run A:
==> flow/design.v (excerpt) <==
module FPA_final (
input clk,
input rst,
input [31 : 0] in1,
input [31 : 0] in2,
output [31 : 0] OUT
);
wire [31 : 0]A;
wire [31 : 0]B;
wire [31 : 0]C;
Registers operand1_reg (clk,rst, in1, A);
Registers operand2_reg (clk, rst, in2, B);
FPA B1 ( .A(A), .B(B), .Sum(C), .Cout(), .of());
Registers output_reg (clk,rst, C, OUT);
endmodule
Size in the first run: roughly 2400 cells after synthesis, about 98 I/O pins.
export LEC_CHECK = 0
export CAP_MARGIN = 20
export CORE_MARGIN = 9
export CORE_UTILIZATION = 50
export CTS_CLUSTER_SIZE = 23
export GPL_TIMING_DRIVEN = 0
export HOLD_SLACK_MARGIN = 0.05
export MAX_ROUTING_LAYER = met5
export MIN_ROUTING_LAYER = met2
export PLACE_DENSITY_LB_ADDON = 0.25
export SLEW_MARGIN = 20
export TNS_END_PERCENT = 20
create_clock -name core_clock -period 20.0 [get_ports {clk}]
run.sh (not shown) runs the stock make flow with config.mk's settings and CLKGATE_MAP_FILE=.
For run A, the flow was terminated by a tool error in global routing and produced no final design.
Here is what was changed in the inputs of run B compared with run A.
- changing HOLD_SLACK_MARGIN from 0.05 to -0.09
- changing CORE_MARGIN from 9 to 2
- removing PLACE_DENSITY_LB_ADDON (formerly 0.25)
- changing CORE_UTILIZATION from 50 to 64
- removing MAX_ROUTING_LAYER (formerly met5)
- removing TNS_END_PERCENT (formerly 20)
- removing GPL_TIMING_DRIVEN (formerly 0)
- removing CTS_CLUSTER_SIZE (formerly 23)
- removing MIN_ROUTING_LAYER (formerly met2)
- changing the clock period (ns, I/O delays scaled along) from 20.0 to 14.4
==> comparison <==
Status: run B FAILED at global routing (tool error)
Run B vs run A: die span in y down in run B
Sort run B and run A by floorplan core density asc -> top: run A
Between run B and run A, it is run B whose post-placement worst setup slack is lower, by 0.69 ns.
Diff run A..run B | post-synth area from yosys stat | unchanged
Run A -> run B: hold buffer count at CTS delta 0, exact match
Die span in x: run B vs run A down about 18%
In the flow results for run B and run A, the total setup buffers inserted after CTS is larger on run B.
Post-placement cell count grows by a little under 10% when moving from run A to run B.
On post-synthesis share of cell area spent on and, or, nand and nor gates, run B and run A are basically level.
Routability-driven placement congestion ratio (run B vs. run A) decreases by a few percent
The inputs of run C differ from those of run B as listed below.
- swapping 64 for 40 in CORE_UTILIZATION
- clearing HOLD_SLACK_MARGIN, which used to be -0.09
- swapping 14.4 for 20.0 in the clock period (ns, I/O delays scaled along)
Run C did not stop at any stage, and its layout met the timing, DRC and antenna checks. Run B → run C: combined area of all synthesized cells has remained practically unchanged, post-placement worst setup slack has increased. Relative to run B, die outline area has increased by 58% in run C.
Input changes introduced in run D (baseline for comparison: run C):
- SETUP_SLACK_MARGIN now 1.52, previously not set
- CORE_UTILIZATION now 67, was 40
- CTS_CLUSTER_SIZE now 44, previously not set
- the clock period (ns, I/O delays scaled along) now 11.6, was 20.0
Run D did not make it past clock tree synthesis, where a tool error ended it.
Total die size, run D vs run C: down by more than a quarter
Run D ended with more core utilization before placement than run C.
Diff run D..run C | average cell area after synthesis | unchanged
Re chip area line of the yosys report: no difference whatsoever between run C and run D.
Looking at run D and run C, the register bit total from synthesis is a wash.
Global placement routability congestion for run D: about 20% up relative to run C
Run D vs. run C: chip height went down by 46 um.
Instance area after placement: run D vs run C up 28%
Relative to run C, the row count of run D is lower by about 23%.

Setup of build 59:
Starting RTL as in the previous note.
export LEC_CHECK = 0
export CAP_MARGIN = 40
export CELL_PAD_IN_SITES_GLOBAL_PLACEMENT = 1
export CORE_ASPECT_RATIO = 0.5
export CORE_MARGIN = 2
export CORE_UTILIZATION = 42
export CTS_CLUSTER_DIAMETER = 254
export CTS_CLUSTER_SIZE = 98
export PLACE_DENSITY = 0.41
export SLEW_MARGIN = 20
export TNS_END_PERCENT = 5
create_clock -name core_clock -period 22.0 [get_ports {clk}]
Build 59 ran to completion and came out clean on the timing, DRC and antenna checks.
Inputs modified between build 59 and build 16:
Settings: CTS_CLUSTER_SIZE removed (was 98); CORE_ASPECT_RATIO removed (was 0.5); PLACE_DENSITY removed (was 0.41); TNS_END_PERCENT removed (was 5); CELL_PAD_IN_SITES_GLOBAL_PLACEMENT removed (was 1); CTS_CLUSTER_DIAMETER removed (was 254); CORE_UTILIZATION changed from 42 to 59; CAP_MARGIN changed from 40 to 20; the clock period (ns, I/O delays scaled along) changed from 22.0 to 20.0.
Final design utilization sits higher in build 16 than in build 59.
Delta (build 16 minus build 59): minimum clock period went down 0.23 ns, slack of the worst reg-to-reg path went down 1.77 ns.
Build 16 — routed wire length 650 um lower, build 59 as reference
Input changes introduced in build 89 (baseline for comparison: build 16):
Settings: CTS_CLUSTER_DIAMETER newly set to 347; CTS_CLUSTER_SIZE newly set to 45; CORE_UTILIZATION changed from 59 to 65; the clock period (ns, I/O delays scaled along) changed from 20.0 to 11.6.
## What came out
Build 89 did not finish; a tool error ended it in 5_1_grt.
Build 89 against build 16: placed cell count +about 23%; vertical die size now smaller; total clock sinks barely changed; starting density of the core moved up.
Chip footprint (build 89 / build 16): 0.910
#### Input delta (build 3 over build 89)
Settings: CORE_UTILIZATION: 65 -> 45; CTS_CLUSTER_SIZE: 45 -> unset; CTS_CLUSTER_DIAMETER: 347 -> unset; SETUP_SLACK_MARGIN: unset -> -0.41; the clock period (ns, I/O delays scaled along): 11.6 -> 11.1.
- Build 3 vs build 89, post-placement worst setup slack went down by 0.50 ns.
- Status build 3: flow complete, layout not clean - setup timing
- Build 3 vs build 89 — core utilization at floorplan dropped 20 points.
- As far as tally of buffers added on design ports goes, build 3 and build 89 are indistinguishable; the numbers are identical.
- On fraction of the mapped netlist area in compound gates, build 89 and build 3 are basically level.
- Higher chip height among build 89 and build 3: build 3
- Taking build 89 as the reference, in build 3 chip area went up; post-CTS repair timing setup buffer count moved down; count of instances resized after the clock tree is built now smaller; count of standard-cell rows grew by 11; final weighted congestion of routability-driven global placement decreased by 0.078 relative to the old numbers.

== run 1 ==
Starting RTL as in the previous note.
export LEC_CHECK = 0
export CAP_MARGIN = 40
export CELL_PAD_IN_SITES_GLOBAL_PLACEMENT = 1
export CORE_ASPECT_RATIO = 0.5
export CORE_MARGIN = 2
export CORE_UTILIZATION = 60
export CTS_CLUSTER_DIAMETER = 254
export CTS_CLUSTER_SIZE = 98
export PLACE_DENSITY = 0.41
export SLEW_MARGIN = 20
export TNS_END_PERCENT = 5
create_clock -name core_clock -period 22.0 [get_ports {clk}]
The inputs of run 2 differ from those of run 1 as listed below.
Settings: a deleted TNS_END_PERCENT that had been 5; a change of CORE_UTILIZATION from 60 to 59; a change of CAP_MARGIN from 40 to 20; a deleted CELL_PAD_IN_SITES_GLOBAL_PLACEMENT that had been 1; a deleted CORE_ASPECT_RATIO that had been 0.5; a deleted CTS_CLUSTER_SIZE that had been 98; a deleted CTS_CLUSTER_DIAMETER that had been 254; a deleted PLACE_DENSITY that had been 0.41; a change of the clock period (ns, I/O delays scaled along) from 22.0 to 11.1.
Notes after the runs:
Run 2 vs. run 1: unique cell type count in the Yosys netlist has remained practically unchanged; total of cells resized after clock tree synthesis has increased; last weighted congestion value of the routability-driven placer has increased. Run 2 ended up with a higher placed cell count than run 1 did. Compared with run 1, run 2 shows die area that has gone up slightly. Run 1 → run 2: synthesized cell count closely matched the old numbers; final HPWL from detailed placement increased by 32% relative to the old numbers. Run 2 failed in global routing (5_1_grt) with GRT-0232.
> inputs changed (run 2 -> run 3)
Settings: ABC_AREA newly set to 1; CORE_UTILIZATION changed from 59 to 64; TNS_END_PERCENT newly set to 15; the clock period (ns, I/O delays scaled along) changed from 11.1 to 13.8.
==> results <==
- On synthesized-area fraction occupied by ao, oa, aoi and oai cells: run 3 sits below run 2.
- On run 3: total cells reported by yosys after synthesis is 460 higher than what run 2 gave.
- Side by side, fraction of the mapped netlist area in adder cells turned out higher in run 3 than in run 2.
- The floorplan net count reported for run 3 is greater than that of run 2 by 460.
- [compare] base=run 2 new=run 3: synthesized area -2.6%, site row count shrank by 3, total cell area reported by yosys after synthesis fell by about 2.6%.
- For run 3, the flow was terminated by a tool error in global routing (5_1_grt) and produced no final design.

FPA_final again, from the RTL that the note above started with.
==> flow/design.v (excerpt) <==
module FPA_final (
input clk,
input rst,
input [31 : 0] in1,
input [31 : 0] in2,
output [31 : 0] OUT
);
wire [31 : 0]A;
wire [31 : 0]B;
wire [31 : 0]C;
Registers operand1_reg (clk,rst, in1, A);
Registers operand2_reg (clk, rst, in2, B);
FPA B1 ( .A(A), .B(B), .Sum(C), .Cout(), .of());
Registers output_reg (clk,rst, C, OUT);
endmodule
make LEC_CHECK=0 CAP_MARGIN=30 CORE_MARGIN=2 CORE_UTILIZATION=47 CTS_CLUSTER_SIZE=46 GPL_ROUTABILITY_DRIVEN=0 MAX_ROUTING_LAYER=met4 PLACE_DENSITY_LB_ADDON=0.28 SETUP_SLACK_MARGIN=-2.0 SLEW_MARGIN=20 finish   # period 22.3 ns
Then changed:
CAP_MARGIN = 20   (was 30)
CORE_UTILIZATION = 58   (was 47)
GPL_ROUTABILITY_DRIVEN = unset   (was 0)
MAX_ROUTING_LAYER = met5   (was met4)
PLACE_DENSITY_LB_ADDON = unset   (was 0.28)
SETUP_SLACK_MARGIN = 2.23   (was -2.0)
clock period = 14.9 ns   (was 22.3 ns; I/O delays follow)
=> With this change the flow ran to the end with violations: setup timing; clock power increases by 46%; synthesized area does not change; sequential cell count does not change; count of clock-buffer cells in the layout is lower by 1; final area climbs by 19%; cell count goes up by 11%; core utilization increases by 24 points; hold slack improves by 58 ps; power came out higher by 79%; routed wire length rose by about 19%; setup slack got worse by 2800 ps.
Then changed:
CORE_UTILIZATION = 64   (was 58)
CTS_CLUSTER_SIZE = unset   (was 46)
HOLD_SLACK_MARGIN = -0.09   (was unset)
MAX_ROUTING_LAYER = unset   (was met5)
SETUP_SLACK_MARGIN = unset   (was 2.23)
TNS_END_PERCENT = 5   (was unset)
clock period = 15.3 ns   (was 14.9 ns; I/O delays follow)
The new run completed and failed the layout checks on setup timing. Critical path depth fell by 6. Routed wire length goes down by 4.9%. Combinational power shrinks by about 8%.
Power and IR drop assume default switching activity.
